red:
Design ADDER_TREE, start of the top module:
 module ADDER_TREE#(parameter DATA_IN_WIDTH = 8,DATA_OUT_WIDTH = 16)
							(clk,rst_n,ena,data_in1,data_in2,data_out,done,	pipe
							);
Size: roughly 1100 cells after synthesis, ~300 flip-flops.
Settings: LEC_CHECK=0, CAP_MARGIN=20, CORE_MARGIN=2, CORE_UTILIZATION=32, SLEW_MARGIN=20; clock period 3.04 ns.
run.sh (not shown) runs the stock make flow with config.mk's settings and CLKGATE_MAP_FILE=.
Setup changes, red to blue
- putting CTS_CLUSTER_SIZE at 36 where nothing was set
- swapping 32 for 70 in CORE_UTILIZATION
- putting SETUP_SLACK_MARGIN at 0.72 where nothing was set
- swapping 3.04 for 2.67 in the clock period (ns, I/O delays scaled along)
Findings:
- Sort blue and red by fraction of standard cell area in multi-input logic desc -> top: blue
- Per the comparison of blue with red, flip-flop and latch share of the layout cell area shrank by 0.48 points; final-layout clock buffer total went down by 4; transition at the pin with the smallest max-transition slack moved up; die size -0.023 mm2.
- blue — core utilization 46 points higher, red as reference
Input changes introduced in green (baseline for comparison: blue):
- SETUP_SLACK_MARGIN changed from 0.72 to -0.05
- CTS_CLUSTER_SIZE removed (was 36)
- CORE_UTILIZATION changed from 70 to 72
- the clock period (ns, I/O delays scaled along) changed from 2.67 to 1.8
==> results <==
green ran in full, but the layout does not pass; the checks complain about setup timing. Going from blue to green, initial standard-cell utilization of the core saw an increase, core outline area saw a decrease. Number of DRC markers in iteration 0 on green is up relative to blue. green: mean number of vias per cell higher than blue. Taking blue as the reference point, the via total after detailed routing of green rises by about 4%. The higher final setup slack of the worst path came out of blue. Changes observed in green relative to blue: net total in the final layout went up about 4%; signed area change from the synthesized netlist to the final layout shows an increase of 4.3 points. Global-route usage over all layers (lower): blue. Proportion of power drawn by the clock network was higher in blue than in green.
#### Input delta (orange over green)
- CTS_CLUSTER_DIAMETER newly set to 91
- ABC_AREA newly set to 1
- CTS_CLUSTER_SIZE newly set to 14
- PLACE_DENSITY_LB_ADDON newly set to 0.06
- SETUP_SLACK_MARGIN changed from -0.05 to 0.3
orange reached the end of the flow, and the finished layout is clean on the timing, DRC and antenna checks. Between green and orange, the difference in area added between synthesis and finish is negligible. Per the comparison of orange with green, fmax saw an increase, worst hold slack saw a decrease.
Relative to orange, the following input files were edited for purple:
- changing CTS_CLUSTER_DIAMETER from 91 to 364
- setting HOLD_SLACK_MARGIN to 0.3 for the first time
- changing the clock period (ns, I/O delays scaled along) from 1.8 to 1.7
Status purple: flow complete, layout not clean - setup timing
Part of the total power dissipated in the clock network, purple and orange, lower one = purple.
purple vs orange — worst hold slack rose 0.069 ns.
Summary of purple over orange: tap cell count level; total of hold buffers inserted after clock tree synthesis grew by 3.
orange vs purple, classification of the worst-slack hold path: input pin to flip-flop vs input pin to asynchronous set/reset pin


cedar:
ADDER_TREE again, from the RTL that the note above started with.
==> flow/design.v (excerpt) <==
 module ADDER_TREE#(parameter DATA_IN_WIDTH = 8,DATA_OUT_WIDTH = 16)
							(clk,rst_n,ena,data_in1,data_in2,data_out,done,	pipe
							);
export LEC_CHECK = 0
export CAP_MARGIN = 5
export CORE_ASPECT_RATIO = 1.21
export CORE_MARGIN = 2
export CORE_UTILIZATION = 31
export MAX_ROUTING_LAYER = met5
export PLACE_DENSITY_LB_ADDON = 0.05
export SLEW_MARGIN = 20
create_clock -name core_clock -period 3.79 [get_ports {clk}]
Changes in yarrow relative to cedar:
- swapping 31 for 72 in CORE_UTILIZATION
- clearing MAX_ROUTING_LAYER, which used to be met5
- putting ABC_AREA at 1 where nothing was set
- swapping 5 for 20 in CAP_MARGIN
- clearing CORE_ASPECT_RATIO, which used to be 1.21
- clearing PLACE_DENSITY_LB_ADDON, which used to be 0.05
- putting CTS_CLUSTER_DIAMETER at 395 where nothing was set
- swapping 3.79 for 1.7 in the clock period (ns, I/O delays scaled along)
Findings:
- Layout checks on yarrow: not met. Flow itself completed; violations: setup timing.
- Changes observed in yarrow relative to cedar: final worst-path cycle share rose 23 points, count of clock-net buffers in the final layout has decreased, power shows an increase of 120%.
- Relative to cedar, overall global routing resource usage has increased by 20 points in yarrow.
- Compared with cedar, yarrow shows a lower mean instance size in the synthesized netlist.
- Max net count after synthesis across cedar and yarrow: yarrow
- Taking cedar over yarrow, the synthesized cell count ratio works out to 0.69.
- | met1 usage | yarrow vs cedar | 21 points higher |
- yarrow: count of cells along the worst register-to-register path is 2 higher than what cedar reported.
The inputs of xenon differ from those of yarrow as listed below.
- CTS_CLUSTER_DIAMETER removed (was 395)
- the clock period (ns, I/O delays scaled along) changed from 1.7 to 1.72
### Flow results
- Against yarrow, routed wire length in xenon fell slightly.
- Nothing crashed in xenon and all stages finished; the problem is that the final layout failed, the offending checks being setup timing.
- Insertion delay to the later sink of the worst-skew pair: xenon vs yarrow, no meaningful difference
- | number of buffers added by the clock tree synthesis step | xenon vs yarrow | 3.3% lower |


## umber
The RTL this note starts from:
==> flow/design.v <==
 module ADDER_TREE#(parameter DATA_IN_WIDTH = 8,DATA_OUT_WIDTH = 16)
							(clk,rst_n,ena,data_in1,data_in2,data_out,done,	pipe
							);
 input clk,rst_n,ena;
 input [DATA_IN_WIDTH - 1:0] data_in1,data_in2;
 output [DATA_OUT_WIDTH:0] data_out;
 output done;
 reg signed done;
 reg signed [DATA_OUT_WIDTH:0] data_out;
output [6:0] pipe;
reg signed [6:0] pipe;
wire data_in2_b0,data_in2_b1,data_in2_b2,data_in2_b3,data_in2_b4,data_in2_b5,data_in2_b6,data_in2_b7;
wire [DATA_IN_WIDTH - 1:0] M_wire0,M_wire1,M_wire2,M_wire3,M_wire4,M_wire5,M_wire6,M_wire7;
reg signed  [DATA_IN_WIDTH - 1:0] M_reg0,M_reg1,M_reg2,M_reg3,M_reg4,M_reg5,M_reg6,M_reg7;
reg signed  [DATA_IN_WIDTH:0] M_reg_ls1_0,M_reg_ls1_1,M_reg_ls1_2,M_reg_ls1_3,M_reg_ls1_4,M_reg_ls1_5,M_reg_ls1_6,M_reg_ls1_7;
reg signed  [DATA_IN_WIDTH + 1:0] Adder_reg1_0,Adder_reg1_1,Adder_reg1_2,Adder_reg1_3;
reg signed  [DATA_IN_WIDTH + 3:0] Adder_reg1_ls2_0,Adder_reg1_ls2_1,Adder_reg1_ls2_2,Adder_reg1_ls2_3,Adder_reg2_0,Adder_reg2_1;
reg signed  [DATA_IN_WIDTH + DATA_IN_WIDTH - 1:0] Adder_reg2_ls4_0,Adder_reg2_ls4_1;
reg signed  [DATA_IN_WIDTH + DATA_IN_WIDTH - 1:0] Adder_reg3_1;
assign data_in2_b0 = data_in2[0];
assign data_in2_b1 = data_in2[1];
assign data_in2_b2 = data_in2[2];
assign data_in2_b3 = data_in2[3];
assign data_in2_b4 = data_in2[4];
assign data_in2_b5 = data_in2[5];
assign data_in2_b6 = data_in2[6];
assign data_in2_b7 = data_in2[7];
assign M_wire0 = data_in2_b0 ? data_in1 : 0;
assign M_wire1 = data_in2_b1 ? data_in1 : 0;
assign M_wire2 = data_in2_b2 ? data_in1 : 0;
assign M_wire3 = data_in2_b3 ? data_in1 : 0;
assign M_wire4 = data_in2_b4 ? data_in1 : 0;
assign M_wire5 = data_in2_b5 ? data_in1 : 0;
assign M_wire6 = data_in2_b6 ? data_in1 : 0;
assign M_wire7 = data_in2_b7 ? data_in1 : 0;
always @(posedge clk or negedge rst_n)
  begin
    if(!rst_n)
	   begin
		   M_reg0 <= 0;
			M_reg1 <= 0;
			M_reg2 <= 0;
			M_reg3 <= 0;
			M_reg4 <= 0;
			M_reg5 <= 0;
			M_reg6 <= 0;
			M_reg7 <= 0;
			pipe[0] <= 0;
		end
	 else
	   begin
		  if(ena)
		    begin
			   M_reg0 <= M_wire0;
				M_reg1 <= M_wire1;
				M_reg2 <= M_wire2;
				M_reg3 <= M_wire3;
				M_reg4 <= M_wire4;
				M_reg5 <= M_wire5;
				M_reg6 <= M_wire6;
				M_reg7 <= M_wire7;
				pipe[0] <= 1;
			 end
		end
  end
always @(posedge clk or negedge rst_n)
  begin
    if(!rst_n)
	   begin
		   M_reg_ls1_0 <= 0;
			M_reg_ls1_1 <= 0;
			M_reg_ls1_2 <= 0;
			M_reg_ls1_3 <= 0;
			M_reg_ls1_4 <= 0;
			M_reg_ls1_5 <= 0;
			M_reg_ls1_6 <= 0;
			M_reg_ls1_7 <= 0;
			pipe[1] <= 0;
		end
	 else
	   begin
		  if(pipe[0])
		    begin
			   M_reg_ls1_0 <= M_reg0;
				M_reg_ls1_1 <= {M_reg1[7:0],1'b0};
				M_reg_ls1_2 <= M_reg2;
				M_reg_ls1_3 <= {M_reg3[7:0],1'b0};
				M_reg_ls1_4 <= M_reg4;
				M_reg_ls1_5 <= {M_reg5[7:0],1'b0};
				M_reg_ls1_6 <= M_reg6;
				M_reg_ls1_7 <= {M_reg7[7:0],1'b0};
				pipe[1] <= 1;
			 end
		end
  end
always @(posedge clk or negedge rst_n)
  begin
    if(!rst_n)
	   begin
		   Adder_reg1_0 <= 0;
			Adder_reg1_1 <= 0;
			Adder_reg1_2 <= 0;
			Adder_reg1_3 <= 0;
			pipe[2] <= 0;
		end
	 else
	   begin
		  if(pipe[1])
		    begin
			   Adder_reg1_0 <= M_reg_ls1_0 + M_reg_ls1_1;
				Adder_reg1_1 <= M_reg_ls1_2 + M_reg_ls1_3;
				Adder_reg1_2 <= M_reg_ls1_4 + M_reg_ls1_5;
				Adder_reg1_3 <= M_reg_ls1_6 + M_reg_ls1_7;
				pipe[2] <= 1;
			 end
		end
  end
always @(posedge clk or negedge rst_n)
  begin
    if(!rst_n)
	   begin
		   Adder_reg1_ls2_0 <= 0;
			Adder_reg1_ls2_1 <= 0;
			Adder_reg1_ls2_2 <= 0;
			Adder_reg1_ls2_3 <= 0;
			pipe[3] <= 0;
		end
	 else
	   begin
		  if(pipe[2])
		    begin
			   Adder_reg1_ls2_0 <= Adder_reg1_0;
				Adder_reg1_ls2_1 <= {Adder_reg1_1[9:0],2'b0};
				Adder_reg1_ls2_2 <= Adder_reg1_2;
				Adder_reg1_ls2_3 <= {Adder_reg1_3[9:0],2'b0};
				pipe[3] <= 1;
			 end
		end
  end
 always @(posedge clk or negedge rst_n)
  begin
    if(!rst_n)
	   begin
		   Adder_reg2_0 <= 0;
			Adder_reg2_1 <= 0;
			pipe[4] <= 0;
		end
	 else
	   begin
		  if(pipe[3])
		    begin
			   Adder_reg2_0 <= Adder_reg1_ls2_0 + Adder_reg1_ls2_1;
				Adder_reg2_1 <= Adder_reg1_ls2_2 + Adder_reg1_ls2_3;
				pipe[4] <= 1;
			 end
		end
  end
  always @(posedge clk or negedge rst_n)
  begin
    if(!rst_n)
	   begin
		   Adder_reg2_ls4_0 <= 0;
		   Adder_reg2_ls4_1 <= 0;
			pipe[5] <= 0;
		end
	 else
	   begin
		  if(pipe[4])
		    begin
				Adder_reg2_ls4_0 <= Adder_reg2_0;
				Adder_reg2_ls4_1 <= {Adder_reg2_1[11:0],4'b0};
				pipe[5] <= 1;
			 end
		end
  end
 always @(posedge clk or negedge rst_n)
  begin
    if(!rst_n)
	   begin
		   Adder_reg3_1 <= 0;
			pipe[6] <= 0;
		end
	 else
	   begin
		  if(pipe[5])
		    begin
			   Adder_reg3_1 <= Adder_reg2_ls4_0 + Adder_reg2_ls4_1;
				pipe[6] <= 1;
			 end
		end
  end
always @(posedge clk or negedge rst_n)
  begin
    if(!rst_n)
	   begin
		  data_out <= 0;
		  done <= 0; 
		end
	 else
	   begin
		  if(pipe[6])
		    begin
			  data_out <= Adder_reg3_1;
			  done <= 1'b1;
			 end
		end
  end
 endmodule 
Settings: LEC_CHECK=0, CAP_MARGIN=20, CORE_ASPECT_RATIO=0.6, CORE_MARGIN=2, CORE_UTILIZATION=65, CTS_CLUSTER_DIAMETER=87, GPL_TIMING_DRIVEN=1, MAX_ROUTING_LAYER=met5, MIN_ROUTING_LAYER=met1, PLACE_DENSITY_LB_ADDON=0.18, SLEW_MARGIN=20, TNS_END_PERCENT=85; clock period 4.0 ns.
Edits applied to the flow inputs when going from umber to zinc:
- a change of CORE_UTILIZATION from 65 to 72
- a deleted GPL_TIMING_DRIVEN that had been 1
- a change of CTS_CLUSTER_DIAMETER from 87 to 118
- a deleted CORE_ASPECT_RATIO that had been 0.6
- a deleted MIN_ROUTING_LAYER that had been met1
- a deleted TNS_END_PERCENT that had been 85
- a deleted MAX_ROUTING_LAYER that had been met5
- a deleted PLACE_DENSITY_LB_ADDON that had been 0.18
- an added ABC_AREA of 1
- a change of the clock period (ns, I/O delays scaled along) from 4.0 to 1.7
==> results <==
zinc completed end to end; final checks failed (negative setup slack). Slew at the pin closest to its max-slew limit down 400 ps in zinc wrt umber. STATUS total power of the final layout: zinc loses against umber. Per the comparison of zinc with umber, yosys stat cell total shows an increase of about 45%, met1 routing resource usage after global routing higher, critical path depth went up. Die area shrinks by a little under 10% when moving from umber to zinc.
Edits applied to the flow inputs when going from zinc to maple:
- CORE_UTILIZATION: 72 -> 66
- CTS_CLUSTER_SIZE: unset -> 24
- CTS_CLUSTER_DIAMETER: 118 -> 102
- ABC_AREA: 1 -> unset
- the clock period (ns, I/O delays scaled along): 1.7 -> 1.95
Results
Relative to zinc, the non-clock buffer count measured on maple has decreased by a few percent.
maple against zinc: clock buffer count went down by 22; met2 layer wire length in the routed design dropped about 30%.
Although it ran to completion, zinc produced a layout that fails the final checks because of negative setup slack.
| maple | all stages done | FAIL | negative setup slack |
Of maple and zinc, maple shows the lower total global-route track usage, with zinc above it.
maple against zinc: starting density of the core went down; cell count went down; critical path depth went down; synthesized area per cell went up.
maple against zinc: placed cell area down 0.51%, static power due to leakage down 16%.
No activity file was given, so power comes from the tool's default toggle rates.
